==> flow/design.v <==
module ResonantLowPassFilter(
    input clk,
    input signed [15:0] audio_in,
    input signed [15:0] cutoff,
    input signed [15:0] resonance,
    input signed [15:0] gain,
    input reset_n,
    output reg signed [15:0] filtered_audio
);
    parameter [15:0] MAX_POS_VALUE = 16'h7FFF;
    parameter [15:0] MIN_NEG_VALUE = -16'h8000;
    reg signed [15:0] state;
    reg signed [15:0] feedback;
    reg signed [15:0] output_reg;
    reg signed [15:0] alpha;
    reg signed [15:0] beta;
    reg signed [15:0] gamma;
    wire signed [31:0] fb_prod  = $signed(state) * $signed(beta);
    wire signed [31:0] out_prod = $signed(state) * $signed(alpha);
    wire signed [16:0] fb_full  = fb_prod >>> 15;
    wire signed [16:0] out_full = out_prod >>> 15;
    wire signed [16:0] st_full  = $signed(audio_in) - $signed(feedback);
    wire signed [16:0] fa_full  = $signed(output_reg) + ($signed(gamma) >>> 1);
    function signed [15:0] sat17;
        input signed [16:0] v;
        begin
            if (v > $signed({MAX_POS_VALUE[15], MAX_POS_VALUE}))
                sat17 = $signed(MAX_POS_VALUE);
            else if (v < $signed({MIN_NEG_VALUE[15], MIN_NEG_VALUE}))
                sat17 = $signed(MIN_NEG_VALUE);
            else
                sat17 = v[15:0];
        end
    endfunction
    always @(posedge clk or negedge reset_n) begin
        if (!reset_n) begin
            state <= $signed(16'h0000);
            feedback <= $signed(16'h0000);
            output_reg <= $signed(16'h0000);
            alpha <= $signed(16'h0000);
            beta <= $signed(16'h0000);
            gamma <= $signed(16'h0000);
            filtered_audio <= $signed(16'h0000);
        end else begin
            alpha <= $signed(cutoff);
            beta <= $signed(resonance);
            gamma <= $signed(gain);
            feedback <= sat17(fb_full);
            state <= sat17(st_full);
            output_reg <= sat17(out_full);
            filtered_audio <= sat17(fa_full);  
        end
    end
endmodule
==> flow/run.sh <==
#!/bin/bash
# the make line also repeats each setting of config.mk as NAME=value (left out here)
make -C /OpenROAD-flow-scripts/flow DESIGN_CONFIG=/design/flow/config.mk WORK_HOME=/design/flow/orfs CLKGATE_MAP_FILE= finish
==> flow/config.mk <==
export PLATFORM = sky130hd
export DESIGN_NAME = ResonantLowPassFilter
export DESIGN_NICKNAME = ResonantLowPassFilter
export VERILOG_FILES = /design/flow/design.v
export SDC_FILE = /design/flow/constraint.sdc
export NUM_CORES = 4
export LEC_CHECK = 0
export CAP_MARGIN = 20
export CELL_PAD_IN_SITES_DETAIL_PLACEMENT = 1
export CELL_PAD_IN_SITES_GLOBAL_PLACEMENT = 2
export CORE_ASPECT_RATIO = 1.39
export CORE_MARGIN = 2
export CORE_UTILIZATION = 70
export CTS_CLUSTER_DIAMETER = 94
export CTS_CLUSTER_SIZE = 90
export GPL_ROUTABILITY_DRIVEN = 0
export GPL_TIMING_DRIVEN = 0
export MIN_ROUTING_LAYER = met1
export PLACE_DENSITY = 0.66
export SETUP_SLACK_MARGIN = 0.57
export SLEW_MARGIN = 20
==> flow/constraint.sdc <==
create_clock -name core_clock -period 4.27 [get_ports {clk}]
set_input_delay 0.8540 -clock core_clock [delete_from_list [all_inputs] [get_ports {clk}]]
set_output_delay 0.8540 -clock core_clock [all_outputs]
set_load 0.01 [all_outputs]
==> reports/results.env, run 1 <==
NETLIST_TOP_CELLS_COUNT='607 x inv_1, 524 x fa_1, 265 x nand2_1'
STATUS='aborted with a tool error'
YOSYS_WARNINGS=1
POSTSYNTHREGISTERBITS=111
SYNTHESIS.AREA_PER_INSTANCE_SQ_UM=9.64
XOR_AREA_SHARE_PCT=2.57
CHIPHEIGHT_MICRONS=220
FLOORPLAN.DIE_AREA_SQ_MM=0.0352
CORE.ROWCOUNT=79
SYNTH.CELLMIX.COMPOUNDSHARE_PCT=5.42
FIRST-ERROR='[ERROR GPL-0301] Utilization 113.796 % exceeds 100%.'
POST_SYNTH_ADDER_CELL_AREA_PCT=55.3
SEQUENTIAL_AREA_SHARE_AFTER_SYNTHESIS_PCT=11.8
NETLIST.TOP_CELL.BY_INSTANCES='inv_1'
SYNTHTOPCELLSBYAREA='fa_1 45%, dfrtp_1 12%, ha_1 10%'
SYNTH-EDFF-COUNT=0
YOSYS.AREA.TOP_TYPE_SHARE_PCT=44.5
MAPPED_NETS=3224
SYNTHTOPLOGICFAMILY='adder cells'
DIEWIDTH_MICRONS=160
SYNTH_AREA_SQ_MM=0.0236
SYN_INST=2444
POST_SYNTH_MUX_AREA_SHARE_PCT=0.324
SYNTH-CELLS-YOSYS=2444
SYNTH_TOP_CELL_BY_AREA='fa_1'
FAILED_STAGE='global placement without I/O (3_1_place_gp_skip_io)'
PLACEABLE_CORE_REGION_SQ_MM=0.0333
POST_SYNTH_AND_OR_NAND_NOR_AREA_FRACTION_PCT=13.4
SYNTH-MAIN-FF-CELL='dfrtp_1'
YOSYSCHIPAREA_SQ_MM=0.0236
SYNTH-ASYNC-RESET-RATIO_PCT=100
YOSYSUNIQUECELLTYPES=63
FP_UTIL_PCT=70.7
==> run 2, diff against run 1 <==
ABC_AREA = 1   (was unset)
CELL_PAD_IN_SITES_DETAIL_PLACEMENT = unset   (was 1)
CELL_PAD_IN_SITES_GLOBAL_PLACEMENT = unset   (was 2)
CORE_ASPECT_RATIO = unset   (was 1.39)
CORE_UTILIZATION = 72   (was 70)
CTS_CLUSTER_DIAMETER = 225   (was 94)
CTS_CLUSTER_SIZE = unset   (was 90)
GPL_ROUTABILITY_DRIVEN = unset   (was 0)
GPL_TIMING_DRIVEN = unset   (was 0)
MIN_ROUTING_LAYER = unset   (was met1)
PLACE_DENSITY = unset   (was 0.66)
PLACE_DENSITY_LB_ADDON = 0.07   (was unset)
SETUP_SLACK_MARGIN = unset   (was 0.57)
clock period = 5.76 ns   (was 4.27 ns; I/O delays follow)
==> run 2 against run 1 <==
  * Now fails the layout checks on setup timing
  * Die size increased by 7.2%
  * Synthesized area increased by 10%
  * Synthesized cell count increased by 37%
==> reports/results.env, run 2 <==
STATUS='complete, but fails checks'
SO.VIOLATIONS='setup timing'
NETLIST.TOP_CELL.BY_INSTANCES='inv_1'
VIASPERCELL=5.70
CLKSLEWWORSTSETUPHOLDPATHS_NS=0.08
END_KIND='flop'
CTS_INSERTED_BUFFERS=9
YOSYS_WARNINGS=1
POST_SYNTH_ADDER_CELL_AREA_PCT=49.4
TIMING.CRITICAL_PATH.FROM_TYPE='flop'
FIN_HOLD_WS_NS=0.605
SYNTH-CELLS-YOSYS=3358
SYN_INST=3358
SYNTH_TOP_CELL_BY_AREA='fa_1'
NETLIST_TOP_CELLS_COUNT='974 x inv_1, 909 x nand2_1, 524 x fa_1'
WORST_SKEW_PAIR.LATE_LATENCY_NS=0.41
CLOCK_SINKS=111
SEQUENTIAL_AREA_SHARE_AFTER_SYNTHESIS_PCT=10.7
POST-ROUTE-CELL-AREA_SQ_MM=0.0308
CTS-ROOT-BUF='clkbuf_16'
R2R_SETUP_SLK_NS=-0.56
WARNING_COUNT=28
CP.REQUIRED_NS=6.10
CTS_HTREE_LEVELS=3
AREA_DELTA_SYNTH_FINAL_PCT=18.5
SYNTHTOPLOGICFAMILY='adder cells'
MULTI_INPUT_COMB_AREA_SQ_MM=0.0201
FINALWORSTPATHREQUIREDPERIOD_NS=6.32
SYNTH-EDFF-COUNT=0
ROUTE.ANTENNA.DIODE_COUNT=0
POST_DP_CELL_AREA_SQ_MM=0.0292
XOR_AREA_SHARE_PCT=1.55
POSTROUTEWIRELENGTH_MICRONS=78400
RSZ0062_AT_GRT='yes'
WL_PER_CELL_MICRONS=19.2
CRIT_PATH_FREQUENT_CELL='fa_1'
PORT_BUFFERS=80
POST-ROUTE-WORST-SETUP-SLACK_NS=-0.558
CRITPATHCAPTURE='output_reg[4]'
HOLD_PATH.CLASS='flop to flop'
PLACEABLE_CORE_REGION_SQ_MM=0.0356
WORSTMARGINPINSLEW_NS=0.802
INITIAL_ANTENNA_VIOLATION_COUNT=0
FMAXACHIEVABLE_GHz=0.158
CRITICAL_PATH_DEPTH=22
CRIT_PATH_START='alpha[13]'
FIN_WORST_SKEW_NS=0.0196
WORST_R2R_ENDPOINT='output_reg[4]'
POST_SYNTH_AND_OR_NAND_NOR_AREA_FRACTION_PCT=18.3
SLOWEST_STAGE='fa_1'
TIMING.CRITICAL_PATH.CELLS='buf_4 > nand2_1 > inv_1 > fa_1 > fa_1 > fa_1 > fa_1 > fa_1 > inv_1 > fa_1 > inv_1 > ha_4 > a21oi_2 > nor2_1 > o21ai_1 > nand2_1 > a21oi_2 > buf_4 > nand3_4 > nand2_4 > nand3_4 > nand2_2'
REPORT.FINAL.SETUP_VIOL=32
TIMING_WORST_SETUP_PATH_TYPE='flop to flop'
TIMING.CRITICAL_PATH.SLOWEST_CELL_DELAY_NS=0.78
HOLD_VIOLATIONS=0
FIRSTDRTPASSITERS=10
WORST_MIN_DELAY_PATH_STARTPOINT='gamma[1]'
FLOORPLAN.IO_PINS=82
PATH_DELAY_FAMILY='adder cells'
SYNTHESIS.AREA_PER_INSTANCE_SQ_UM=7.75
CRITPATHARRIVALTIME_NS=6.66
DRV_SLEW=0
PART_OF_THE_CYCLE_THE_WORST_PATH_NEEDS_PCT=110
SLEW-LIMIT-HEADROOM_PCT=46.5
GRT_PASS1_VIAS=24849
SYNTH-MAIN-FF-CELL='dfrtp_1'
CHIPHEIGHT_MICRONS=194
HOLD_DEPTH=3
CLOCK_TREE_FROM_TRITONCTS='built'
FLOORPLAN.DIE_AREA_SQ_MM=0.0377
FIRST_ITER_VIOLATIONS=2302
GRT_MAX_DEGREE=64
GP_CONGESTION=1.00
SYNTH-ASYNC-RESET-RATIO_PCT=100
VIAS=23349
PRE_CTS_SLACK_NS=-0.325
CLOCK_TREE.BUFFER_DEPTH=2
RR_WORST_DEPTH=22
GROUTE.USAGE.OVERALL_PCT=40.5
YOSYSCHIPAREA_SQ_MM=0.0260
AREA.SEQUENTIAL_SQ_MM=0.00280
FINAL_NET_COUNT=4408
LAYOUT.FILLER_CELLS=1894
SYNTH.CELLMIX.COMPOUNDSHARE_PCT=4.19
CRITICAL_PATH_BUF_INV_COUNT=5
YOSYS.AREA.TOP_TYPE_SHARE_PCT=40.3
DIEWIDTH_MICRONS=194
CORE.ROWCOUNT=69
GRT_FIRST_PASS_WIRELENGTH_MICRONS=120000
POST_SYNTH_MUX_AREA_SHARE_PCT=0
DRCVIOLATIONCOUNT=0
R2R_START='alpha[13]'
FP_UTIL_PCT=73.2
TIMING.MAX_CAP.VIOLATIONS=0
REMAINING_NUMBER_OF_NETS_FLAGGED_BY_THE_ANTENNA_CHECK_AFTER_ROUTING=0
DP_HPWL_MICRONS=57400
MAPPED_NETS=4138
HOLDPATHEND='filtered_audio[0]'
SYNTHTOPCELLSBYAREA='fa_1 40%, inv_1 14%, nand2_1 13%'
UTILIZATION_PCT=86.7
SYNTH_AREA_SQ_MM=0.0260
CRITICAL_PATH_PEAK_FANOUT=9
YOSYSUNIQUECELLTYPES=37
POSTSYNTHREGISTERBITS=111
GLOBAL_ROUTE.OVERFLOW_TOTAL=0
-- run 2: per-layer routing --
layer	part of all wire (%)	GRT usage (%)	up-vias
li1	-	-	10136
met1	35	50.4	11198
met2	47	66.9	1560
met3	11	8.38	455
met4	7.1	22.0	0
met5	0	0	-
-- run 2: cell type report --
cell class              count  share of cell area [%]
multi-input cells        2162                    65.1
flip-flops and latches    111                    9.07
repair buffers            370                    11.1
well taps                 461                    1.87
clock inverters             7                   0.296
inverters                 974                    11.9
clock buffers               9                   0.730
-- run 2: repair_timing --
action,CTS,global route
hold buffers,0,0
pin swaps,52,71
resized,113,165
endpoints found under the setup margin,32,32
gates cloned,3,1
buffers inserted,20,23
-- run 2: per-stage QoR --
stage                     TNS, ns  cells
after floorplan                 0   3358
after global placement      -4.99   4033
after detailed placement    -9.07   4033
after CTS                       0   4072
after global routing       -15.33   4094
final                      -10.03   4094
==> run 3, diff against run 2 <==
CTS_CLUSTER_DIAMETER = 227   (was 225)
MAX_ROUTING_LAYER = met4   (was unset)
clock period = 5.42 ns   (was 5.76 ns; I/O delays follow)
==> run 3 against run 2 <==
  * Still fails the layout checks on setup timing
  * Non-clock buffer count rose by 48
  * Global-route usage up 7.3 points
  * Critical path depth unchanged
  * Cell area up 1.9%
  * Worst hold slack improved by 0.014 ns
  * Sequential share of layout area down 0.18 points
  * Wire length increased by 16%
  * Count of clock-buffer cells in the layout unchanged
  * Register-to-register slack worse by 0.91 ns
  * Largest cell class unchanged
==> reports/results.env, run 3 <==
STATUS='complete, but fails checks'
SO.VIOLATIONS='setup timing'
POST_SYNTH_MUX_AREA_SHARE_PCT=0
END_KIND='flop'
CLOCK_SINKS=111
SYN_INST=3358
RR_WORST_DEPTH=22
FP_UTIL_PCT=73.2
SYNTHTOPLOGICFAMILY='adder cells'
CLOCK_TREE_FROM_TRITONCTS='built'
DP_HPWL_MICRONS=64000
HOLD_BUFFERS_POST_CTS=0
CRITICAL_PATH_PEAK_FANOUT=10
CRITPATHARRIVALTIME_NS=7.18
CLKSLEWWORSTSETUPHOLDPATHS_NS=0.08
SYNTH.CELLMIX.COMPOUNDSHARE_PCT=4.19
TIMING.CRITICAL_PATH.CELLS='buf_4 > nand2_1 > inv_1 > fa_1 > inv_1 > fa_1 > inv_2 > fa_1 > fa_1 > fa_2 > fa_1 > ha_4 > nand2_2 > buf_4 > nor2_1 > inv_1 > nor2_2 > nand3_2 > nand3_1 > nand2_1 > nand2_2 > nand2_1'
WORSTMARGINPINSLEW_NS=0.854
YOSYS.AREA.TOP_TYPE_SHARE_PCT=40.3
DRCVIOLATIONCOUNT=0
PLACEABLE_CORE_REGION_SQ_MM=0.0356
POST-ROUTE-WORST-SETUP-SLACK_NS=-1.46
GRT_MAX_DEGREE=60
AREA_DELTA_SYNTH_FINAL_PCT=20.7
HOLDPATHEND='filtered_audio[0]'
FIN_WORST_SKEW_NS=0.0256
WL_PER_CELL_MICRONS=21.9
GP_CONGESTION=0.940
WORST_SKEW_PAIR.LATE_LATENCY_NS=0.42
REMAINING_NUMBER_OF_NETS_FLAGGED_BY_THE_ANTENNA_CHECK_AFTER_ROUTING=0
FIN_HOLD_WS_NS=0.618
CTS-ROOT-BUF='clkbuf_16'
SEQUENTIAL_AREA_SHARE_AFTER_SYNTHESIS_PCT=10.7
FIRSTDRTPASSITERS=9
FINALWORSTPATHREQUIREDPERIOD_NS=6.88
FLOORPLAN.IO_PINS=82
SYNTH-CELLS-YOSYS=3358
SYNTH_TOP_CELL_BY_AREA='fa_1'
CLOCK_TREE.BUFFER_DEPTH=2
POST_SYNTH_ADDER_CELL_AREA_PCT=49.4
XOR_AREA_SHARE_PCT=1.55
FINAL_NET_COUNT=4455
YOSYSUNIQUECELLTYPES=37
CRIT_PATH_START='beta[13]'
POSTSYNTHREGISTERBITS=111
TIMING.MAX_CAP.VIOLATIONS=0
WORST_MIN_DELAY_PATH_STARTPOINT='gamma[1]'
HOLD_DEPTH=3
PATH_DELAY_FAMILY='adder cells'
WARNING_COUNT=30
CTS_HTREE_LEVELS=3
RSZ0062_AT_GRT='yes'
GROUTE.USAGE.OVERALL_PCT=47.8
FLOORPLAN.DIE_AREA_SQ_MM=0.0377
CP.REQUIRED_NS=5.72
CRITPATHCAPTURE='feedback[13]'
TIMING.CRITICAL_PATH.FROM_TYPE='flop'
REPORT.FINAL.SETUP_VIOL=32
CHIPHEIGHT_MICRONS=194
YOSYS_WARNINGS=1
WORST_R2R_ENDPOINT='feedback[13]'
SLOWEST_STAGE='fa_1'
LAYOUT.FILLER_CELLS=1630
MULTI_INPUT_COMB_AREA_SQ_MM=0.0202
VIASPERCELL=6.09
YOSYSCHIPAREA_SQ_MM=0.0260
SYNTH-EDFF-COUNT=0
AREA.SEQUENTIAL_SQ_MM=0.00279
INITIAL_ANTENNA_VIOLATION_COUNT=1
GRT_FIRST_PASS_WIRELENGTH_MICRONS=135000
PORT_BUFFERS=80
CTS_INSERTED_BUFFERS=9
SLEW-LIMIT-HEADROOM_PCT=43.1
DRV_SLEW=0
CRIT_PATH_FREQUENT_CELL='fa_1'
HOLD_PATH.CLASS='flop to flop'
PRE_CTS_SLACK_NS=-0.663
VIAS=25209
TIMING.CRITICAL_PATH.SLOWEST_CELL_DELAY_NS=0.79
CORE.ROWCOUNT=69
CRITICAL_PATH_DEPTH=22
GLOBAL_ROUTE.OVERFLOW_TOTAL=0
HOLD_VIOLATIONS=0
DIEWIDTH_MICRONS=194
GRT_PASS1_VIAS=27233
TIMING_WORST_SETUP_PATH_TYPE='flop to flop'
POSTROUTEWIRELENGTH_MICRONS=90600
NETLIST_TOP_CELLS_COUNT='974 x inv_1, 909 x nand2_1, 524 x fa_1'
CRITICAL_PATH_BUF_INV_COUNT=6
SYNTH-ASYNC-RESET-RATIO_PCT=100
SYNTH-MAIN-FF-CELL='dfrtp_1'
PART_OF_THE_CYCLE_THE_WORST_PATH_NEEDS_PCT=127
MAPPED_NETS=4138
R2R_START='beta[13]'
POST_SYNTH_AND_OR_NAND_NOR_AREA_FRACTION_PCT=18.3
FMAXACHIEVABLE_GHz=0.145
R2R_SETUP_SLK_NS=-1.46
FIRST_ITER_VIOLATIONS=3033
NETLIST.TOP_CELL.BY_INSTANCES='inv_1'
SYNTHTOPCELLSBYAREA='fa_1 40%, inv_1 14%, nand2_1 13%'
SYNTHESIS.AREA_PER_INSTANCE_SQ_UM=7.75
SYNTH_AREA_SQ_MM=0.0260
==> run 3: per-stage QoR <==
| stage | cells | TNS (ns) | util, % | cell area (sq um) |
|---|---|---|---|---|
| 2_1_floorplan | 3358 | -0.604 | - | 26200 |
| 3_3_place_gp | 4080 | -10.06 | 83.5 | 29700 |
| 3_5_place_dp | 4080 | -19.60 | 83.5 | 29700 |
| 4_1_cts | 4135 | -13.33 | 87.1 | 31000 |
| 5_1_grt | 4142 | -35.96 | 88.3 | 31400 |
| 6_report | 4142 | -33.10 | 88.3 | 31400 |
==> run 3: layout make-up <==
cell class,count,share of cell area (%)
Antenna cell,1,0.00796
Timing Repair Buffer,418,12.4
Sequential cell,111,8.88
Multi-Input combinational cell,2161,64.2
Tap cell,461,1.84
Clock inverter,7,0.331
Clock buffer,9,0.717
Inverter,974,11.7
==> run 3: per-layer routing <==
layer | vias to the layer above | wire length (microns) | share of wire [%] | GRT usage [%]
li1 | 10210 | - | - | -
met1 | 11838 | 28000 | 31 | 52.7
met2 | 2225 | 40900 | 45 | 74.6
met3 | 936 | 12200 | 13 | 14.0
met4 | 0 | 9490 | 10 | 33.5
met5 | - | 0 | 0 | -
==> run 3: repair_timing <==
action / in CTS / in global routing
setup buffers: 35 / 8
pin swaps: 74 / 52
setup endpoints to repair: 32 / 32
gates cloned: 4 / 0
resized: 164 / 129
==> run 4, diff against run 3 <==
CORE_ASPECT_RATIO = 0.71   (was unset)
CTS_CLUSTER_DIAMETER = unset   (was 227)
MAX_ROUTING_LAYER = unset   (was met4)
PLACE_DENSITY_LB_ADDON = 0.08   (was 0.07)
clock period = 5.69 ns   (was 5.42 ns; I/O delays follow)
==> run 4 against run 3 <==
  * The layout still fails its checks (setup timing)
  * First-iteration DRC count grew 40%
  * Via count is essentially flat
  * Non-clock buffer count shrank 38
  * Maximum frequency shrank 1.2%
  * Highest routed layer is now met5
  * Synthesized area is the same
  * Worst hold slack gained 0.023 ns
  * Critical endpoint is now feedback[12]
  * Final cell count shrank 0.46%
==> reports/results.env, run 4 <==
SYNTHTOPCELLSBYAREA='fa_1 40%, inv_1 14%, nand2_1 13%'
FP_UTIL_PCT=73.3
TIMING.CRITICAL_PATH.SLOWEST_CELL_DELAY_NS=0.84
WARNING_COUNT=29
VIAS=25223
SEQUENTIAL_AREA_SHARE_AFTER_SYNTHESIS_PCT=10.7
SYNTH.CELLMIX.COMPOUNDSHARE_PCT=4.19
POST-ROUTE-CELL-AREA_SQ_MM=0.0314
TIMING_WORST_SETUP_PATH_TYPE='flop to flop'
POST_SYNTH_AND_OR_NAND_NOR_AREA_FRACTION_PCT=18.3
CRITICAL_PATH_BUF_INV_COUNT=5
HOLDPATHEND='filtered_audio[0]'
FINALWORSTPATHREQUIREDPERIOD_NS=6.97
GRT_PASS1_VIAS=25662
SLEW-LIMIT-HEADROOM_PCT=44.6
HOLD_DEPTH=3
SYNTHTOPLOGICFAMILY='adder cells'
REPORT.FINAL.SETUP_VIOL=32
POST_DP_CELL_AREA_SQ_MM=0.0293
CTS-ROOT-BUF='clkbuf_16'
TIMING.MAX_CAP.VIOLATIONS=0
POST-ROUTE-WORST-SETUP-SLACK_NS=-1.28
CLOCK_TREE.BUFFER_DEPTH=2
CRITICAL_PATH_PEAK_FANOUT=8
CLKSLEWWORSTSETUPHOLDPATHS_NS=0.09
PATH_DELAY_FAMILY='adder cells'
SLOWEST_STAGE='fa_1'
CRITPATHCAPTURE='feedback[12]'
CHIPHEIGHT_MICRONS=164
INITIAL_ANTENNA_VIOLATION_COUNT=2
STATUS='complete, but fails checks'
FLOORPLAN.IO_PINS=82
SYN_INST=3358
FLOORPLAN.DIE_AREA_SQ_MM=0.0377
END_KIND='flop'
CRITICAL_PATH_DEPTH=23
DRV_SLEW=0
GRT_MAX_DEGREE=58
NETLIST.TOP_CELL.BY_INSTANCES='inv_1'
PLACEABLE_CORE_REGION_SQ_MM=0.0355
FINAL_NET_COUNT=4417
CRITPATHARRIVALTIME_NS=7.25
GROUTE.USAGE.OVERALL_PCT=46.8
CORE.ROWCOUNT=58
YOSYS_WARNINGS=1
POSTROUTEWIRELENGTH_MICRONS=96800
SO.VIOLATIONS='setup timing'
DP_HPWL_MICRONS=60100
YOSYSCHIPAREA_SQ_MM=0.0260
MAPPED_NETS=4138
FIN_HOLD_WS_NS=0.641
PART_OF_THE_CYCLE_THE_WORST_PATH_NEEDS_PCT=122
POSTSYNTHREGISTERBITS=111
NETLIST_TOP_CELLS_COUNT='974 x inv_1, 909 x nand2_1, 524 x fa_1'
WORST_MIN_DELAY_PATH_STARTPOINT='gamma[1]'
HOLD_VIOLATIONS=0
WL_PER_CELL_MICRONS=23.5
TIMING.CRITICAL_PATH.FROM_TYPE='flop'
CRIT_PATH_START='state[15]'
CTS_HTREE_LEVELS=3
HOLD_PATH.CLASS='flop to flop'
FIRST_ITER_VIOLATIONS=4251
FIRSTDRTPASSITERS=13
DRCVIOLATIONCOUNT=0
CTS_INSERTED_BUFFERS=9
SYNTHESIS.AREA_PER_INSTANCE_SQ_UM=7.75
SYNTH-EDFF-COUNT=0
YOSYS.AREA.TOP_TYPE_SHARE_PCT=40.3
CLOCK_SINKS=111
WORST_R2R_ENDPOINT='feedback[12]'
FIN_WORST_SKEW_NS=0.0142
TIMING.CRITICAL_PATH.CELLS='buf_12 > buf_12 > buf_4 > nand2_1 > fa_1 > inv_2 > buf_4 > fa_1 > fa_1 > fa_1 > fa_1 > fa_1 > ha_4 > nand2_1 > o21bai_1 > nand2_1 > nand2_1 > a21oi_4 > nand2_1 > nand2_1 > nand2_2 > nand3_4 > nand2_2'
UTILIZATION_PCT=88.4
REMAINING_NUMBER_OF_NETS_FLAGGED_BY_THE_ANTENNA_CHECK_AFTER_ROUTING=0
XOR_AREA_SHARE_PCT=1.55
FMAXACHIEVABLE_GHz=0.144
GRT_FIRST_PASS_WIRELENGTH_MICRONS=134000
PORT_BUFFERS=80
SYNTH-ASYNC-RESET-RATIO_PCT=100
DIEWIDTH_MICRONS=230
GLOBAL_ROUTE.OVERFLOW_TOTAL=0
GP_CONGESTION=0.931
SYNTH_TOP_CELL_BY_AREA='fa_1'
CLOCK_TREE_FROM_TRITONCTS='built'
SYNTH_AREA_SQ_MM=0.0260
WORSTMARGINPINSLEW_NS=0.830
POST_SYNTH_ADDER_CELL_AREA_PCT=49.4
POST_SYNTH_MUX_AREA_SHARE_PCT=0
RR_WORST_DEPTH=23
YOSYSUNIQUECELLTYPES=37
RSZ0062_AT_GRT='yes'
VIASPERCELL=6.12
WORST_SKEW_PAIR.LATE_LATENCY_NS=0.43
SYNTH-CELLS-YOSYS=3358
AREA_DELTA_SYNTH_FINAL_PCT=20.5
R2R_SETUP_SLK_NS=-1.28
SYNTH-MAIN-FF-CELL='dfrtp_1'
CP.REQUIRED_NS=5.97
R2R_START='state[15]'
## run 4: stage by stage
stage                     TNS (ns)  setup slack, ns  cells
final                       -34.01            -1.28   4123
after global routing        -32.95            -1.21   4122
after CTS                    -4.41           -0.175   4104
after detailed placement    -13.01           -0.498   4063
after global placement       -4.24           -0.183   4063
after floorplan                  0         0.000614   3358
## run 4: final cells by class
class / instances / area [sq um]
multi-input cells: 2161 / 20300
flip-flops and latches: 111 / 2800
clock inverters: 7 / 97.6
well taps: 480 / 601
repair buffers: 380 / 3640
fillers: 1655 / 4120
clock buffers: 9 / 225
diodes: 1 / 2.50
inverters: 974 / 3660
## run 4: metal layers
| metal | track usage (%) | vias up | share of wire (%) |
|---|---|---|---|
| met5 | 0.130 | - | 0.098 |
| met4 | 25.1 | 4 | 9.7 |
| met3 | 14.9 | 911 | 16 |
| met2 | 70.7 | 2411 | 41 |
| met1 | 60.8 | 11754 | 32 |
| li1 | - | 10143 | - |
## run 4: timing repair
| action | in CTS | in global routing |
|---|---|---|
| gates cloned | 3 | 2 |
| pin swaps | 34 | 60 |
| setup endpoints to repair | 32 | 32 |
| setup buffers | 23 | 16 |
| gates resized | 150 | 207 |
| hold buffers | 0 | 0 |
==> run 5, diff against run 4 <==
CELL_PAD_IN_SITES_DETAIL_PLACEMENT = 1   (was unset)
CELL_PAD_IN_SITES_GLOBAL_PLACEMENT = 1   (was unset)
CORE_ASPECT_RATIO = unset   (was 0.71)
CORE_MARGIN = 10   (was 2)
CORE_UTILIZATION = 34   (was 72)
CTS_CLUSTER_SIZE = 51   (was unset)
GPL_ROUTABILITY_DRIVEN = 1   (was unset)
MIN_ROUTING_LAYER = met2   (was unset)
PLACE_DENSITY_LB_ADDON = 0.02   (was 0.08)
TNS_END_PERCENT = 15   (was unset)
clock period = 7.0 ns   (was 5.69 ns; I/O delays follow)
==> run 5 against run 4 <==
  * Maximum frequency rose by 8.2%
  * Via count rose by 11%
  * Sequential share of layout area rose by 0.81 points
  * Worst hold slack got worse by 0.050 ns
  * Now clean on timing, DRC and antenna
  * Final cell count rose by 7.5%
  * Non-clock buffer count fell by 238
  * Clock skew rose by 0.012 ns
  * Die size rose by 130%
  * Synthesized cell count did not move
==> reports/results.env, run 5 <==
STATUS='timing/DRC/antenna clean'
REPORT.FINAL.SETUP_VIOL=0
SYNTH-MAIN-FF-CELL='dfrtp_1'
FINAL_CELLS=4432
DPL.CELL_COUNT=4415
INITIAL_ANTENNA_VIOLATION_COUNT=0
REMAINING_NUMBER_OF_NETS_FLAGGED_BY_THE_ANTENNA_CHECK_AFTER_ROUTING=0
CTS_RESIZED=0
GRT_MAX_DEGREE=64
FMAXACHIEVABLE_GHz=0.155
RR_WORST_DEPTH=24
CTS-ROOT-BUF='clkbuf_16'
NETLIST_TOP_CELLS_COUNT='974 x inv_1, 909 x nand2_1, 524 x fa_1'
YOSYSCHIPAREA_SQ_MM=0.0260
CTS_INSERTED_BUFFERS=9
SYNTH.CELLMIX.COMPOUNDSHARE_PCT=4.19
SYNTHTOPLOGICFAMILY='adder cells'
VIASPERCELL=6.34
YOSYSUNIQUECELLTYPES=37
POSTROUTEWIRELENGTH_MICRONS=82300
GP_CONGESTION=0.865
CRITICAL_PATH_BUF_INV_COUNT=6
POST_SYNTH_AND_OR_NAND_NOR_AREA_FRACTION_PCT=18.3
CLOCK_TREE_FROM_TRITONCTS='built'
SYNTH-ASYNC-RESET-RATIO_PCT=100
CORE.ROWCOUNT=101
SYNTH_TOP_CELL_BY_AREA='fa_1'
CLOCK_SINKS=111
SYNTH_AREA_SQ_MM=0.0260
DRV_SLEW=0
FIN_WORST_SKEW_NS=0.0260
PLACEABLE_CORE_REGION_SQ_MM=0.0759
SLEW-LIMIT-HEADROOM_PCT=32.6
CRITICAL_PATH_PEAK_FANOUT=16
FINAL_NET_COUNT=4176
TIMING.CRITICAL_PATH.CELLS='buf_4 > nand2_1 > inv_1 > fa_1 > fa_1 > ha_1 > inv_1 > fa_1 > inv_1 > fa_1 > inv_1 > fa_1 > inv_1 > ha_1 > a21oi_1 > nor2_1 > nor2_1 > nand2_1 > o21ai_0 > nand2_1 > nand2_1 > nand2_1 > nand2_1 > nand2_1'
CTS_HTREE_LEVELS=3
FINALWORSTPATHREQUIREDPERIOD_NS=6.44
POST_SYNTH_ADDER_CELL_AREA_PCT=49.4
VIAS=28102
HOLD_VIOLATIONS=0
SYNTHESIS.AREA_PER_INSTANCE_SQ_UM=7.75
AREA_DELTA_SYNTH_FINAL_PCT=9.79
CRITPATHARRIVALTIME_NS=6.75
WORST_MIN_DELAY_PATH_STARTPOINT='gamma[1]'
SYNTH-EDFF-COUNT=0
DIEWIDTH_MICRONS=297
POSTSYNTHREGISTERBITS=111
POSTCTSSETUPREPAIRBUFS=0
SEQUENTIAL_AREA_SHARE_AFTER_SYNTHESIS_PCT=10.7
PATH_DELAY_FAMILY='adder cells'
DRCVIOLATIONCOUNT=0
CRITPATHCAPTURE='output_reg[13]'
HOLD_PATH.CLASS='flop to flop'
POST_SYNTH_MUX_AREA_SHARE_PCT=0
CLOCK_TREE.BUFFER_DEPTH=2
GROUTE.USAGE.OVERALL_PCT=29.2
SLOWEST_STAGE='dfrtp_1'
PART_OF_THE_CYCLE_THE_WORST_PATH_NEEDS_PCT=92.0
WORSTMARGINPINSLEW_NS=1.01
FLOORPLAN.DIE_AREA_SQ_MM=0.0880
FLOORPLAN.IO_PINS=82
TIMING.MAX_CAP.VIOLATIONS=0
GRT_FIRST_PASS_WIRELENGTH_MICRONS=132000
CHIPHEIGHT_MICRONS=297
FP_UTIL_PCT=34.3
SETUP_TNS_NS=0
WORST_R2R_ENDPOINT='output_reg[13]'
PORT_BUFFERS=80
SYN_INST=3358
WARNING_COUNT=27
HOLD_DEPTH=3
CP.REQUIRED_NS=7.31
HOLDPATHEND='filtered_audio[0]'
SYNTH-CELLS-YOSYS=3358
RSZ0062_AT_GRT='no'
YOSYS_WARNINGS=1
XOR_AREA_SHARE_PCT=1.55
WORST_SKEW_PAIR.LATE_LATENCY_NS=0.42
GLOBAL_ROUTE.OVERFLOW_TOTAL=0
WL_PER_CELL_MICRONS=18.6
TIMING.CRITICAL_PATH.SLOWEST_CELL_DELAY_NS=1.01
CRIT_PATH_START='state[3]'
NETLIST.TOP_CELL.BY_INSTANCES='inv_1'
SYNTHTOPCELLSBYAREA='fa_1 40%, inv_1 14%, nand2_1 13%'
CLKSLEWWORSTSETUPHOLDPATHS_NS=0.11
TIMING.CRITICAL_PATH.FROM_TYPE='flop'
FIRST_ITER_VIOLATIONS=2662
CRITICAL_PATH_DEPTH=24
TIMING_WORST_SETUP_PATH_TYPE='flop to flop'
YOSYS.AREA.TOP_TYPE_SHARE_PCT=40.3
HOLD_BUFFERS_POST_CTS=0
R2R_SETUP_SLK_NS=0.56
MAPPED_NETS=4138
GRT_PASS1_VIAS=34601
END_KIND='flop'
CRIT_PATH_FREQUENT_CELL='nand2_1'
DP_HPWL_MICRONS=68100
R2R_START='state[3]'
FIRSTDRTPASSITERS=6
-- run 5: through the flow --
stage | instance area, sq um | setup WS (ns) | hold WS [ns] | utilization (%)
6_report | 28600 | 0.561 | 0.591 | 37.6
5_1_grt | 28600 | 0.0454 | 0.682 | 37.6
4_1_cts | 28600 | 0.513 | 0.604 | 37.6
3_5_place_dp | 28300 | 0.521 | 0.578 | 37.2
3_3_place_gp | 28300 | 0.634 | 0.576 | 37.2
2_1_floorplan | 26000 | 1.11 | 0.523 | -
-- run 5: cell type report --
cell class	instances	area, sq um
Fill cell	9277	47400
Multi-Input combinational cell	2158	19100
Inverter	974	3660
Sequential cell	111	2780
Timing Repair Buffer	142	1410
Tap cell	1030	1290
Clock buffer	9	225
Clock inverter	7	86.3
Antenna cell	1	2.50
-- run 5: routing by layer --
| layer | track usage [%] | vias up | routed length (microns) |
|---|---|---|---|
| met2 | 38.0 | 7314 | 48400 |
| met3 | 36.8 | 346 | 30300 |
| met5 | 2.10 | - | 233 |
| met1 | - | 10826 | 0 |
| li1 | - | 9604 | - |
| met4 | 3.31 | 12 | 3420 |
==> run 6, diff against run 5 <==
ABC_AREA = unset   (was 1)
CELL_PAD_IN_SITES_DETAIL_PLACEMENT = unset   (was 1)
CELL_PAD_IN_SITES_GLOBAL_PLACEMENT = unset   (was 1)
CORE_ASPECT_RATIO = 0.71   (was unset)
CORE_MARGIN = 2   (was 10)
CORE_UTILIZATION = 72   (was 34)
CTS_CLUSTER_SIZE = 84   (was 51)
GPL_ROUTABILITY_DRIVEN = unset   (was 1)
MIN_ROUTING_LAYER = unset   (was met2)
PLACE_DENSITY_LB_ADDON = 0.04   (was 0.02)
SETUP_SLACK_MARGIN = 1.72   (was unset)
TNS_END_PERCENT = unset   (was 15)
clock period = 5.98 ns   (was 7.0 ns; I/O delays follow)
==> run 6 against run 5 <==
  * Synthesized cell count fell by 27%
  * Maximum frequency rose by 1.0%
  * First-iteration DRC count fell by 37%
  * Clock skew fell by 0.016 ns
  * Sequential cell count did not move
  * Utilization rose by 50 points
  * Final cell count fell by 29%
  * Worst hold slack improved by 0.15 ns
  * Count of clock-buffer cells in the layout rose by 2
  * The layout now fails its checks (setup timing)
==> reports/results.env, run 6 <==
YOSYSUNIQUECELLTYPES=63
CRIT_PATH_START='state[15]'
FP_UTIL_PCT=73.5
SO.VIOLATIONS='setup timing'
SYNTHESIS.AREA_PER_INSTANCE_SQ_UM=9.64
TIMING_WORST_SETUP_PATH_TYPE='flop to flop'
CP.REQUIRED_NS=6.25
CHIPHEIGHT_MICRONS=156
HOLD_PATH.CLASS='flop to flop'
CTS-ROOT-BUF='clkbuf_16'
WORST_R2R_ENDPOINT='feedback[9]'
MAPPED_NETS=3224
POST_SYNTH_ADDER_CELL_AREA_PCT=55.3
FIRST_ITER_VIOLATIONS=1683
POST-ROUTE-WORST-SETUP-SLACK_NS=-0.394
CRITICAL_PATH_PEAK_FANOUT=7
POST_SYNTH_MUX_AREA_SHARE_PCT=0.324
GRT_FIRST_PASS_WIRELENGTH_MICRONS=99300
SLOWEST_STAGE='fa_2'
CRIT_PATH_FREQUENT_CELL='fa_1'
PORT_BUFFERS=80
DRCVIOLATIONCOUNT=0
WORSTMARGINPINSLEW_NS=1.01
FMAXACHIEVABLE_GHz=0.157
SYNTHTOPLOGICFAMILY='adder cells'
TIMING.MAX_CAP.VIOLATIONS=0
FINAL_NET_COUNT=3498
RR_WORST_DEPTH=24
FIN_HOLD_WS_NS=0.740
CRITPATHARRIVALTIME_NS=6.65
CRITICAL_PATH_DEPTH=24
WL_PER_CELL_MICRONS=19.4
SYNTH_TOP_CELL_BY_AREA='fa_1'
FLOORPLAN.IO_PINS=82
POST-ROUTE-CELL-AREA_SQ_MM=0.0280
HOLD_DEPTH=3
AREA_DELTA_SYNTH_FINAL_PCT=19.0
CLOCK_TREE.BUFFER_DEPTH=2
SYN_INST=2444
SYNTHTOPCELLSBYAREA='fa_1 45%, dfrtp_1 12%, ha_1 10%'
CLKSLEWWORSTSETUPHOLDPATHS_NS=0.08
REPORT.FINAL.SETUP_VIOL=32
GRT_MAX_DEGREE=60
PART_OF_THE_CYCLE_THE_WORST_PATH_NEEDS_PCT=107
PLACEABLE_CORE_REGION_SQ_MM=0.0321
SETUP_TNS_NS=-9.67
CRITPATHCAPTURE='feedback[9]'
NETLIST_TOP_CELLS_COUNT='607 x inv_1, 524 x fa_1, 265 x nand2_1'
INITIAL_ANTENNA_VIOLATION_COUNT=0
XOR_AREA_SHARE_PCT=2.57
GRT_PASS1_VIAS=20233
CTS_INSERTED_BUFFERS=9
UTILIZATION_PCT=87.4
DIEWIDTH_MICRONS=219
SLEW-LIMIT-HEADROOM_PCT=30.8
SYNTH.CELLMIX.COMPOUNDSHARE_PCT=5.42
WORST_MIN_DELAY_PATH_STARTPOINT='output_reg[0]'
YOSYSCHIPAREA_SQ_MM=0.0236
HOLD_VIOLATIONS=0
GLOBAL_ROUTE.OVERFLOW_TOTAL=0
WORST_SKEW_PAIR.LATE_LATENCY_NS=0.39
SYNTH-ASYNC-RESET-RATIO_PCT=100
SEQUENTIAL_AREA_SHARE_AFTER_SYNTHESIS_PCT=11.8
VIASPERCELL=5.76
HOLDPATHEND='filtered_audio[0]'
VIAS=18154
POSTROUTEWIRELENGTH_MICRONS=61200
POST_DP_CELL_AREA_SQ_MM=0.0266
CTS_HTREE_LEVELS=3
TIMING.CRITICAL_PATH.SLOWEST_CELL_DELAY_NS=0.62
WARNING_COUNT=30
FIN_WORST_SKEW_NS=0.00950
SYNTH-CELLS-YOSYS=2444
FLOORPLAN.DIE_AREA_SQ_MM=0.0342
R2R_START='state[15]'
CRITICAL_PATH_BUF_INV_COUNT=9
SYNTH-MAIN-FF-CELL='dfrtp_1'
POSTSYNTHREGISTERBITS=111
TIMING.CRITICAL_PATH.CELLS='buf_12 > buf_12 > nand2_4 > inv_2 > fa_2 > buf_4 > fa_1 > fa_1 > fa_1 > fa_1 > inv_1 > fa_1 > inv_2 > ha_4 > and4_4 > and3_4 > inv_4 > a211o_4 > a2111oi_4 > or3_4 > mux2i_4 > buf_4 > clkbuf_16 > a21oi_1'
FIRSTDRTPASSITERS=5
GROUTE.USAGE.OVERALL_PCT=37.7
POST_SYNTH_AND_OR_NAND_NOR_AREA_FRACTION_PCT=13.4
YOSYS.AREA.TOP_TYPE_SHARE_PCT=44.5
CLOCK_TREE_FROM_TRITONCTS='built'
PATH_DELAY_FAMILY='adder cells'
ROUTE.ANTENNA.DIODE_COUNT=0
R2R_SETUP_SLK_NS=-0.39
REMAINING_NUMBER_OF_NETS_FLAGGED_BY_THE_ANTENNA_CHECK_AFTER_ROUTING=0
NETLIST.TOP_CELL.BY_INSTANCES='inv_1'
GP_CONGESTION=0.913
YOSYS_WARNINGS=1
SYNTH-EDFF-COUNT=0
CLOCK_SINKS=111
STATUS='complete, but fails checks'
TIMING.CRITICAL_PATH.FROM_TYPE='flop'
DP_HPWL_MICRONS=46200
END_KIND='flop'
RSZ0062_AT_GRT='yes'
CORE.ROWCOUNT=55
FINALWORSTPATHREQUIREDPERIOD_NS=6.37
DRV_SLEW=0
SYNTH_AREA_SQ_MM=0.0236
[run 6: final cells by class]
cell class,count,area [sq um]
well taps,427,534
clock buffers,11,243
flip-flops and latches,111,2820
multi-input cells,1638,18800
clock inverters,5,57.6
repair buffers,351,3300
inverters,607,2280
fillers,1580,4030
[run 6: stage by stage]
step | cells | worst slack [ns]
final | 3150 | -0.394
after global routing | 3150 | -0.575
after CTS | 3133 | -0.262
after detailed placement | 3077 | -0.725
after global placement | 3077 | -0.454
after floorplan | 2444 | 0.135
[run 6: repair_timing]
item | CTS | global route
setup endpoints to repair | 32 | 32
setup buffers | 39 | 15
pin swaps | 52 | 51
hold buffers | 0 | 0
gates cloned | 1 | 2
gates resized | 99 | 71
[run 6: per-layer routing]
layer | wire length (microns) | global-route usage [%] | part of all wire, % | vias to the layer above
li1 | - | - | - | 7785
met5 | 0 | 0 | 0 | -
met2 | 30100 | 61.4 | 49 | 898
met1 | 23800 | 50.7 | 39 | 9294
met4 | 1850 | 13.1 | 3.0 | 0
met3 | 5500 | 8.40 | 9.0 | 177
==> run 7, diff against run 6 <==
CORE_ASPECT_RATIO = unset   (was 0.71)
CTS_CLUSTER_DIAMETER = 245   (was unset)
CTS_CLUSTER_SIZE = unset   (was 84)
MAX_ROUTING_LAYER = met4   (was unset)
PLACE_DENSITY_LB_ADDON = 0.07   (was 0.04)
SETUP_SLACK_MARGIN = 1.88   (was 1.72)
clock period = 6.47 ns   (was 5.98 ns; I/O delays follow)
==> run 7 against run 6 <==
  * The layout still fails its checks (setup timing)
  * Critical path depth decreased by 2
  * Critical endpoint is now feedback[12]
  * Count of clock-buffer cells in the layout decreased by 2
==> reports/results.env, run 7 <==
STATUS='complete, but fails checks'
SO.VIOLATIONS='setup timing'
POST_SYNTH_ADDER_CELL_AREA_PCT=55.3
MAPPED_NETS=3224
SYNTH_AREA_SQ_MM=0.0236
AREA_DELTA_SYNTH_FINAL_PCT=16.6
DP_HPWL_MICRONS=44200
GLOBAL_ROUTE.OVERFLOW_TOTAL=0
CRITICAL_PATH_BUF_INV_COUNT=7
FIRSTDRTPASSITERS=5
XOR_AREA_SHARE_PCT=2.57
TIMING.CRITICAL_PATH.FROM_TYPE='flop'
GP_CONGESTION=0.908
WL_PER_CELL_MICRONS=18.3
FINALWORSTPATHREQUIREDPERIOD_NS=6.51
REMAINING_NUMBER_OF_NETS_FLAGGED_BY_THE_ANTENNA_CHECK_AFTER_ROUTING=0
DRV_SLEW=0
GRT_PASS1_VIAS=19544
GLOBALROUTEMET3UTIL_PCT=5.70
SYNTH-EDFF-COUNT=0
RSZ0062_AT_GRT='yes'
DPL.CELL_COUNT=3014
R2R_START='state[15]'
FMAXACHIEVABLE_GHz=0.154
GROUTE.USAGE.OVERALL_PCT=36.6
CLOCK_SINKS=111
YOSYSCHIPAREA_SQ_MM=0.0236
PATH_DELAY_FAMILY='adder cells'
MET1_USAGE_PCT=46.5
VIASPERCELL=5.70
SYNTHESIS.AREA_PER_INSTANCE_SQ_UM=9.64
SYNTHTOPLOGICFAMILY='adder cells'
CRITICAL_PATH_PEAK_FANOUT=6
SYN_INST=2444
ROUTE.ANTENNA.DIODE_COUNT=0
WORSTMARGINPINSLEW_NS=0.830
INITIAL_ANTENNA_VIOLATION_COUNT=0
FINAL_CELLS=3092
WORST_SKEW_PAIR.LATE_LATENCY_NS=0.38
POSTROUTEWIRELENGTH_MICRONS=56700
CHIPHEIGHT_MICRONS=185
GROUTE.LAYER.MET2.USAGE_PCT=59.9
DRCVIOLATIONCOUNT=0
YOSYS.AREA.TOP_TYPE_SHARE_PCT=44.5
SEQUENTIAL_AREA_SHARE_AFTER_SYNTHESIS_PCT=11.8
TIMING.MAX_CAP.VIOLATIONS=0
CRIT_PATH_START='state[15]'
CRITICAL_PATH_DEPTH=22
PLACEABLE_CORE_REGION_SQ_MM=0.0324
POST_SYNTH_AND_OR_NAND_NOR_AREA_FRACTION_PCT=13.4
CTS-ROOT-BUF='clkbuf_16'
LAYOUT.FILLER_CELLS=1825
HOLD_DEPTH=3
RR_WORST_DEPTH=22
NETLIST.TOP_CELL.BY_INSTANCES='inv_1'
CRITPATHCAPTURE='feedback[12]'
FIN_WORST_SKEW_NS=0.0188
VIAS=17622
PORT_BUFFERS=80
PRE_CTS_SLACK_NS=-0.241
HOLD_VIOLATIONS=0
FIRST_ITER_VIOLATIONS=1175
POST_SYNTH_MUX_AREA_SHARE_PCT=0.324
YOSYS_WARNINGS=1
CRITPATHARRIVALTIME_NS=6.72
GRT_MAX_DEGREE=64
SETUP_TNS_NS=-0.108
WORST_R2R_ENDPOINT='feedback[12]'
SYNTH.CELLMIX.COMPOUNDSHARE_PCT=5.42
POSTSYNTHREGISTERBITS=111
CTS_HTREE_LEVELS=3
GRT_FIRST_PASS_WIRELENGTH_MICRONS=93900
SLEW-LIMIT-HEADROOM_PCT=43.1
CP.REQUIRED_NS=6.68
SYNTHTOPCELLSBYAREA='fa_1 45%, dfrtp_1 12%, ha_1 10%'
HOLD_BUFFERS_POST_CTS=0
FP_UTIL_PCT=72.8
CRIT_PATH_FREQUENT_CELL='fa_1'
SYNTH-MAIN-FF-CELL='dfrtp_1'
TIMING.CRITICAL_PATH.CELLS='buf_12 > and2_4 > fa_2 > buf_6 > fa_1 > fa_1 > fa_1 > fa_1 > inv_1 > fa_1 > inv_2 > ha_4 > and4_1 > and3_1 > inv_2 > a211o_4 > buf_4 > a21o_1 > buf_4 > o21bai_1 > xnor2_1 > o21ai_0'
DIEWIDTH_MICRONS=185
CLKSLEWWORSTSETUPHOLDPATHS_NS=0.08
HOLD_PATH.CLASS='flop to flop'
YOSYSUNIQUECELLTYPES=63
UTILIZATION_PCT=84.9
SYNTH-CELLS-YOSYS=2444
FLOORPLAN.IO_PINS=82
GLOBALROUTE.BUSIESTLAYER='met2'
WARNING_COUNT=30
CORE.ROWCOUNT=66
POST-ROUTE-WORST-SETUP-SLACK_NS=-0.0400
FINAL_NET_COUNT=3425
NETLIST_TOP_CELLS_COUNT='607 x inv_1, 524 x fa_1, 265 x nand2_1'
SYNTH_TOP_CELL_BY_AREA='fa_1'
HOLDPATHEND='filtered_audio[0]'
REPORT.FINAL.SETUP_VIOL=5
SLOWEST_STAGE='fa_2'
PART_OF_THE_CYCLE_THE_WORST_PATH_NEEDS_PCT=101
TIMING.CRITICAL_PATH.SLOWEST_CELL_DELAY_NS=0.69
SYNTH-ASYNC-RESET-RATIO_PCT=100
CLOCK_TREE_FROM_TRITONCTS='built'
WORST_MIN_DELAY_PATH_STARTPOINT='output_reg[0]'
TIMING_WORST_SETUP_PATH_TYPE='flop to flop'
FLOORPLAN.DIE_AREA_SQ_MM=0.0342
END_KIND='flop'
CLOCK_TREE.BUFFER_DEPTH=2
CTS_INSERTED_BUFFERS=9
R2R_SETUP_SLK_NS=-0.04
## run 7: final cells by class
cell class | instances | area, sq um | area share [%]
clock inverter | 7 | 75.1 | 0.273
clock buffer | 9 | 225 | 0.820
sequential | 111 | 2820 | 10.2
tap | 442 | 553 | 2.01
timing repair buffer | 277 | 2700 | 9.84
inverter | 607 | 2280 | 8.30
multi-input combinational | 1639 | 18800 | 68.5
## run 7: metal layers
metal	part of all wire (%)	vias up
met2	51	729
met3	7.1	180
li1	-	7631
met5	0	-
met4	4.3	0
met1	38	9082
## run 7: metrics by stage
stage | hold slack [ns] | cell area (sq um)
after global placement | 0.605 | 26000
after detailed placement | 0.606 | 26000
after floorplan | 0.549 | 23900
final | 0.612 | 27500
after global routing | 0.664 | 27500
after CTS | 0.618 | 27000
## run 7: what timing repair did
action,in CTS,in global routing
pin swaps,18,22
setup endpoints to repair,32,34
resized,102,71
cloned,2,1
setup buffers,38,21
==> run 8, diff against run 7 <==
CORE_UTILIZATION = 64   (was 72)
CTS_CLUSTER_DIAMETER = unset   (was 245)
MAX_ROUTING_LAYER = unset   (was met4)
PLACE_DENSITY_LB_ADDON = unset   (was 0.07)
SETUP_SLACK_MARGIN = unset   (was 1.88)
clock period = 4.69 ns   (was 6.47 ns; I/O delays follow)
==> run 8 against run 7 <==
  * The layout still fails its checks (setup timing)
  * First-iteration DRC count is 20% lower
  * Via count is 0.54% lower
  * Largest cell class unchanged
  * Count of clock-buffer cells in the layout is 1 higher
  * Die size is 12% higher
  * Critical path depth stayed put
  * Maximum frequency is 5.4% higher
  * Cell area is 3.6% higher
  * Clock skew is 0.0018 ns lower
  * Utilization is 6.7 points lower
==> reports/results.env, run 8 <==
POST-ROUTE-WORST-SETUP-SLACK_NS=-1.49
SYNTHTOPCELLSBYAREA='fa_1 45%, dfrtp_1 12%, ha_1 10%'
MAPPED_NETS=3224
YOSYS_WARNINGS=1
STATUS='complete, but fails checks'
SYNTH_TOP_CELL_BY_AREA='fa_1'
FINAL_NET_COUNT=3543
CRIT_PATH_START='state[9]'
CRITPATHCAPTURE='feedback[3]'
CORE.ROWCOUNT=70
FIRST_ITER_VIOLATIONS=936
POST_SYNTH_ADDER_CELL_AREA_PCT=55.3
SYNTHESIS.AREA_PER_INSTANCE_SQ_UM=9.64
CTS_INSERTED_BUFFERS=9
WORSTMARGINPINSLEW_NS=0.928
NETLIST_TOP_CELLS_COUNT='607 x inv_1, 524 x fa_1, 265 x nand2_1'
SYN_INST=2444
CRITICAL_PATH_BUF_INV_COUNT=7
XOR_AREA_SHARE_PCT=2.57
FMAXACHIEVABLE_GHz=0.162
R2R_START='state[9]'
CLKSLEWWORSTSETUPHOLDPATHS_NS=0.09
END_KIND='flop'
CLOCK_TREE.BUFFER_DEPTH=2
SETUP_TNS_NS=-44.89
DPL.CELL_COUNT=3158
PLACEABLE_CORE_REGION_SQ_MM=0.0364
VIASPERCELL=5.42
FLOORPLAN.DIE_AREA_SQ_MM=0.0384
INITIAL_ANTENNA_VIOLATION_COUNT=1
GP_CONGESTION=0.926
GRT_PASS1_VIAS=19664
FINALWORSTPATHREQUIREDPERIOD_NS=6.18
POST_SYNTH_MUX_AREA_SHARE_PCT=0.324
FIRSTDRTPASSITERS=7
SLEW-LIMIT-HEADROOM_PCT=36.9
TIMING.MAX_CAP.VIOLATIONS=0
TIMING.CRITICAL_PATH.CELLS='buf_12 > and2_1 > fa_1 > inv_1 > fa_1 > fa_2 > inv_2 > fa_2 > fa_1 > inv_1 > fa_1 > inv_2 > ha_4 > and4_1 > and3_4 > inv_2 > a211o_4 > a2111oi_4 > or3_4 > mux2i_4 > buf_6 > o31ai_2'
AREA.SEQUENTIAL_SQ_MM=0.00281
TIMING.CRITICAL_PATH.SLOWEST_CELL_DELAY_NS=0.58
CTS_HTREE_LEVELS=3
VIAS=17527
DP_HPWL_MICRONS=46800
TIMING_WORST_SETUP_PATH_TYPE='flop to flop'
PART_OF_THE_CYCLE_THE_WORST_PATH_NEEDS_PCT=132
AREA_DELTA_SYNTH_FINAL_PCT=20.8
RR_WORST_DEPTH=22
POSTSYNTHREGISTERBITS=111
CRITICAL_PATH_DEPTH=22
WL_PER_CELL_MICRONS=17.8
FINAL_CELLS=3236
SO.VIOLATIONS='setup timing'
CP.REQUIRED_NS=4.98
CTS-ROOT-BUF='clkbuf_16'
CHIPHEIGHT_MICRONS=196
SLOWEST_STAGE='fa_2'
HOLD_BUFFERS_POST_CTS=0
LAYOUT.FILLER_CELLS=2543
SYNTH-MAIN-FF-CELL='dfrtp_1'
R2R_SETUP_SLK_NS=-1.49
FP_UTIL_PCT=64.7
GROUTE.USAGE.OVERALL_PCT=32.9
FLOORPLAN.IO_PINS=82
RSZ0062_AT_GRT='yes'
SYNTH-EDFF-COUNT=0
SYNTH_AREA_SQ_MM=0.0236
WORST_R2R_ENDPOINT='feedback[3]'
PATH_DELAY_FAMILY='adder cells'
CLOCK_TREE_FROM_TRITONCTS='built'
GRT_MAX_DEGREE=55
POSTROUTEWIRELENGTH_MICRONS=57700
SYNTH.CELLMIX.COMPOUNDSHARE_PCT=5.42
NETLIST.TOP_CELL.BY_INSTANCES='inv_1'
YOSYSUNIQUECELLTYPES=63
POST_SYNTH_AND_OR_NAND_NOR_AREA_FRACTION_PCT=13.4
GLOBAL_ROUTE.OVERFLOW_TOTAL=0
WORST_SKEW_PAIR.LATE_LATENCY_NS=0.41
CLOCK_SINKS=111
SYNTH-ASYNC-RESET-RATIO_PCT=100
DRCVIOLATIONCOUNT=0
DIEWIDTH_MICRONS=196
HOLD_PATH.CLASS='input pin to async pin'
SYNTHTOPLOGICFAMILY='adder cells'
SYNTH-CELLS-YOSYS=2444
HOLD_VIOLATIONS=0
FIN_WORST_SKEW_NS=0.0170
CRITICAL_PATH_PEAK_FANOUT=7
CRIT_PATH_FREQUENT_CELL='fa_1'
GRT_FIRST_PASS_WIRELENGTH_MICRONS=97100
ROUTE.ANTENNA.DIODE_COUNT=0
DRV_SLEW=0
REPORT.FINAL.SETUP_VIOL=32
YOSYS.AREA.TOP_TYPE_SHARE_PCT=44.5
REMAINING_NUMBER_OF_NETS_FLAGGED_BY_THE_ANTENNA_CHECK_AFTER_ROUTING=0
CRITPATHARRIVALTIME_NS=6.46
SEQUENTIAL_AREA_SHARE_AFTER_SYNTHESIS_PCT=11.8
MULTI_INPUT_COMB_AREA_SQ_MM=0.0188
TIMING.CRITICAL_PATH.FROM_TYPE='flop'
WARNING_COUNT=32
PORT_BUFFERS=80
YOSYSCHIPAREA_SQ_MM=0.0236
run 8: cell type report:
cell class | instances | share of cell area [%]
Tap cell | 468 | 2.06
Multi-Input combinational cell | 1638 | 66.2
Clock inverter | 6 | 0.299
Sequential cell | 111 | 9.86
Inverter | 607 | 8.01
Timing Repair Buffer | 396 | 12.8
Clock buffer | 10 | 0.804
run 8: through the flow:
step	cell area (sq um)	hold slack [ns]	utilization (%)	setup slack, ns
floorplan	23900	0.549	-	-1.16
global placement	27000	0.626	74.0	-1.63
detailed placement	27000	0.619	74.0	-1.68
CTS	28300	0.615	77.7	-1.50
global route	28500	0.656	78.1	-1.66
finish	28500	0.596	78.1	-1.49
run 8: what timing repair did:
action | 4_1_cts | 5_1_grt
pin swaps | 79 | 33
buffers inserted | 53 | 8
gates resized | 158 | 25
gates cloned | 2 | 0
endpoints found under the setup margin | 32 | 32
run 8: per-layer routing:
layer / track usage [%] / share of wire, % / vias to the layer above
li1: - / - / 7863
met1: 42.4 / 40 / 9032
met5: 1.92 / 0.17 / -
met2: 56.0 / 50 / 506
met4: 11.6 / 3.5 / 2
met3: 6.41 / 6.6 / 124
==> run 9, diff against run 8 <==
CELL_PAD_IN_SITES_GLOBAL_PLACEMENT = 3   (was unset)
CORE_UTILIZATION = 72   (was 64)
CTS_CLUSTER_DIAMETER = 148   (was unset)
GPL_TIMING_DRIVEN = 0   (was unset)
MAX_ROUTING_LAYER = met5   (was unset)
clock period = 8.86 ns   (was 4.69 ns; I/O delays follow)
==> run 9 against run 8 <==
  * The flow now stops in global placement without I/O (3_1_place_gp_skip_io)
  * Synthesized cell count unchanged
  * Die size decreased by 11%
  * Synthesized area unchanged
==> reports/results.env, run 9 <==
POSTSYNTHREGISTERBITS=111
FIRST-ERROR='[ERROR GPL-0301] Utilization 135.914 % exceeds 100%.'
YOSYS_WARNINGS=1
SYNTHTOPCELLSBYAREA='fa_1 45%, dfrtp_1 12%, ha_1 10%'
SYNTH_AREA_SQ_MM=0.0236
SYNTH-MAIN-FF-CELL='dfrtp_1'
CORE.ROWCOUNT=66
YOSYSUNIQUECELLTYPES=63
MAPPED_NETS=3224
POST_SYNTH_MUX_AREA_SHARE_PCT=0.324
SYN_INST=2444
POST_SYNTH_ADDER_CELL_AREA_PCT=55.3
SYNTH.CELLMIX.COMPOUNDSHARE_PCT=5.42
FP_UTIL_PCT=72.8
SYNTH_TOP_CELL_BY_AREA='fa_1'
PLACEABLE_CORE_REGION_SQ_MM=0.0324
YOSYS.AREA.TOP_TYPE_SHARE_PCT=44.5
XOR_AREA_SHARE_PCT=2.57
POST_SYNTH_AND_OR_NAND_NOR_AREA_FRACTION_PCT=13.4
SYNTH-EDFF-COUNT=0
NETLIST.TOP_CELL.BY_INSTANCES='inv_1'
STATUS='aborted with a tool error'
SEQUENTIAL_AREA_SHARE_AFTER_SYNTHESIS_PCT=11.8
SYNTH-ASYNC-RESET-RATIO_PCT=100
NETLIST_TOP_CELLS_COUNT='607 x inv_1, 524 x fa_1, 265 x nand2_1'
SYNTHESIS.AREA_PER_INSTANCE_SQ_UM=9.64
SYNTHTOPLOGICFAMILY='adder cells'
FAILED_STAGE='global placement without I/O (3_1_place_gp_skip_io)'
DIEWIDTH_MICRONS=185
SYNTH-CELLS-YOSYS=2444
FLOORPLAN.DIE_AREA_SQ_MM=0.0342
CHIPHEIGHT_MICRONS=185
YOSYSCHIPAREA_SQ_MM=0.0236
